## run 1
// top_module_d11
module top_module_d11(
    i_clk,
    i_reset,
    i_start,
    i_load,
    i_enc_dec,
    i_pt1,
    i_pt2,
    i_key1,
    i_key2,
    i_r,
    o_ct1,
    o_ct2,
    o_done
);
Size: about 7800 cells after synthesis, about 910 flip-flops, roughly 710 I/O pins.
clock: 3.51 ns
lec_check: 0
abc_area: 1
cap_margin: 25
cell_pad_in_sites_detail_placement: 2
cell_pad_in_sites_global_placement: 3
core_aspect_ratio: 1.46
core_margin: 2
core_utilization: 34
cts_cluster_diameter: 132
gpl_routability_driven: 0
max_routing_layer: met4
min_routing_layer: met2
place_density_lb_addon: 0.24
setup_slack_margin: 0.66
slew_margin: 30
run.sh (not shown) runs the stock make flow with config.mk's settings and CLKGATE_MAP_FILE=.
Run 1 never completed; the flow aborted with a tool error in 5_1_grt.
--- input diff run 1..run 2 ---
- ABC_AREA: 1 -> 0
- SETUP_SLACK_MARGIN: 0.66 -> unset
- CELL_PAD_IN_SITES_GLOBAL_PLACEMENT: 3 -> 0
- CTS_CLUSTER_DIAMETER: 132 -> 134
- CELL_PAD_IN_SITES_DETAIL_PLACEMENT: 2 -> unset
- MIN_ROUTING_LAYER: met2 -> unset
- PLACE_DENSITY_LB_ADDON: 0.24 -> unset
- SLEW_MARGIN: 30 -> 25
- HOLD_SLACK_MARGIN: unset -> 0.01
- GPL_ROUTABILITY_DRIVEN: 0 -> unset
- MAX_ROUTING_LAYER: met4 -> unset
- CORE_UTILIZATION: 34 -> 54
Run 1: aborted in 5_1_grt (tool error). Run 2 finished all stages; layout check result: FAIL, due to setup timing. Compare run 1 and run 2 | area figure in the yosys stat output lower: run 2. What run 2 reported for clock buffer count from CTS has to be multiplied by 1.13 to get the figure for run 1. On number of buffers added for setup after CTS: run 2 sits above run 1. Run 1 and run 2 ended up with nearly the same area share of and-or/or-and cells after synthesis. Run 2 against run 1: number of nets in the synthesized netlist shows a reduction of about 23%; chip area shows a reduction of 40%; placed wire-length estimate after detailed placement shows a reduction of 36%; share of cell area taken by muxes after synthesis shows an increase of 5.6 points; number of hold buffers added after cts shows no meaningful change. Compared with run 1, synthesized netlist cell count in run 2 decreased by more than 10%.
--- input diff run 2..run 3 ---
- swapping 54 for 30 in CORE_UTILIZATION
- swapping 0 for 1 in ABC_AREA
- swapping 2 for 8 in CORE_MARGIN
- swapping 0 for 3 in CELL_PAD_IN_SITES_GLOBAL_PLACEMENT
- swapping 1.46 for 0.89 in CORE_ASPECT_RATIO
- putting PLACE_DENSITY at 0.95 where nothing was set
Findings:
In run 3 the implementation ran to completion but is not tape-out ready, as the final checks report setup timing. Taking run 2 as the reference, in run 3 worst-case setup margin in the final layout has decreased, part of the cycle the worst path needs has increased, fraction of area in non-clock buffers has remained practically unchanged, slew at the pin with the worst max-slew slack has increased.
Input-level comparison between run 4 and run 3:
- PLACE_DENSITY now 0.35, was 0.95
- CELL_PAD_IN_SITES_DETAIL_PLACEMENT now 1, previously not set
- ABC_AREA now 0, was 1
- SLEW_MARGIN now 30, was 25
- SETUP_SLACK_MARGIN now 0.66, previously not set
- CTS_CLUSTER_DIAMETER now 132, was 134
- MIN_ROUTING_LAYER now met2, previously not set
- HOLD_SLACK_MARGIN now 0.02, was 0.01
- CORE_ASPECT_RATIO now 1.46, was 0.89
- CORE_MARGIN now 4, was 8
### Flow results
Run 4 -> stages 100% | layout checks FAIL | setup timing
Global routing's busiest layer: met2 -> run 3, met3 -> run 4
Count of clock-buffer cells in the layout is higher on run 3
Changes observed in run 4 relative to run 3: total CTS buffers lower, register cell area after layout roughly the same, cell count after placement lower, worst setup slack higher.
A critical path startpoint of rnd_cnt[1] is what run 3 shows, while rnd_cnt[3] belongs to run 4.
Run 4 reports a lower arrival time of data at the critical path endpoint than run 3 does.
Summary — path length in cells of the critical path, run 4 relative to run 3: lower, by 1.

* * *

top_module_d11 again, from the RTL that the note above started with.
export LEC_CHECK = 0
export CAP_MARGIN = 20
export CELL_PAD_IN_SITES_GLOBAL_PLACEMENT = 3
export CORE_ASPECT_RATIO = 0.63
export CORE_MARGIN = 2
export CORE_UTILIZATION = 20
export CTS_CLUSTER_SIZE = 97
export GPL_ROUTABILITY_DRIVEN = 1
export HOLD_SLACK_MARGIN = 0.01
export PLACE_DENSITY_LB_ADDON = 0.22
export SETUP_SLACK_MARGIN = 1.03
export SLEW_MARGIN = 20
export TNS_END_PERCENT = 15
create_clock -name core_clock -period 4.23 [get_ports {i_clk}]
The first run ran to the end with violations: setup timing.
Change:
CELL_PAD_IN_SITES_GLOBAL_PLACEMENT = default   (was 3)
CORE_ASPECT_RATIO = default   (was 0.63)
CORE_UTILIZATION = 58   (was 20)
CTS_CLUSTER_SIZE = default   (was 97)
GPL_ROUTABILITY_DRIVEN = default   (was 1)
HOLD_SLACK_MARGIN = default   (was 0.01)
PLACE_DENSITY_LB_ADDON = default   (was 0.22)
SETUP_SLACK_MARGIN = default   (was 1.03)
TNS_END_PERCENT = default   (was 15)
clock period = 3.38 ns   (was 4.23 ns; I/O delays follow)
What happened: The changed run completed and failed the layout checks on setup timing; wire length is lower by 5.3%; design area is higher by 4.6%; utilization is higher by 60 points; area after synthesis does not change.
Change:
ABC_AREA = 1   (was default)
CTS_CLUSTER_DIAMETER = 253   (was default)
clock period = 3.7 ns   (was 3.38 ns; I/O delays follow)
What happened: The changed run finished but fails on setup timing. Synthesized cell count goes up by 33%. Final area goes down by 5.3%. Synthesized area goes up by 4.7%. Setup slack gets worse by 0.14 ns.
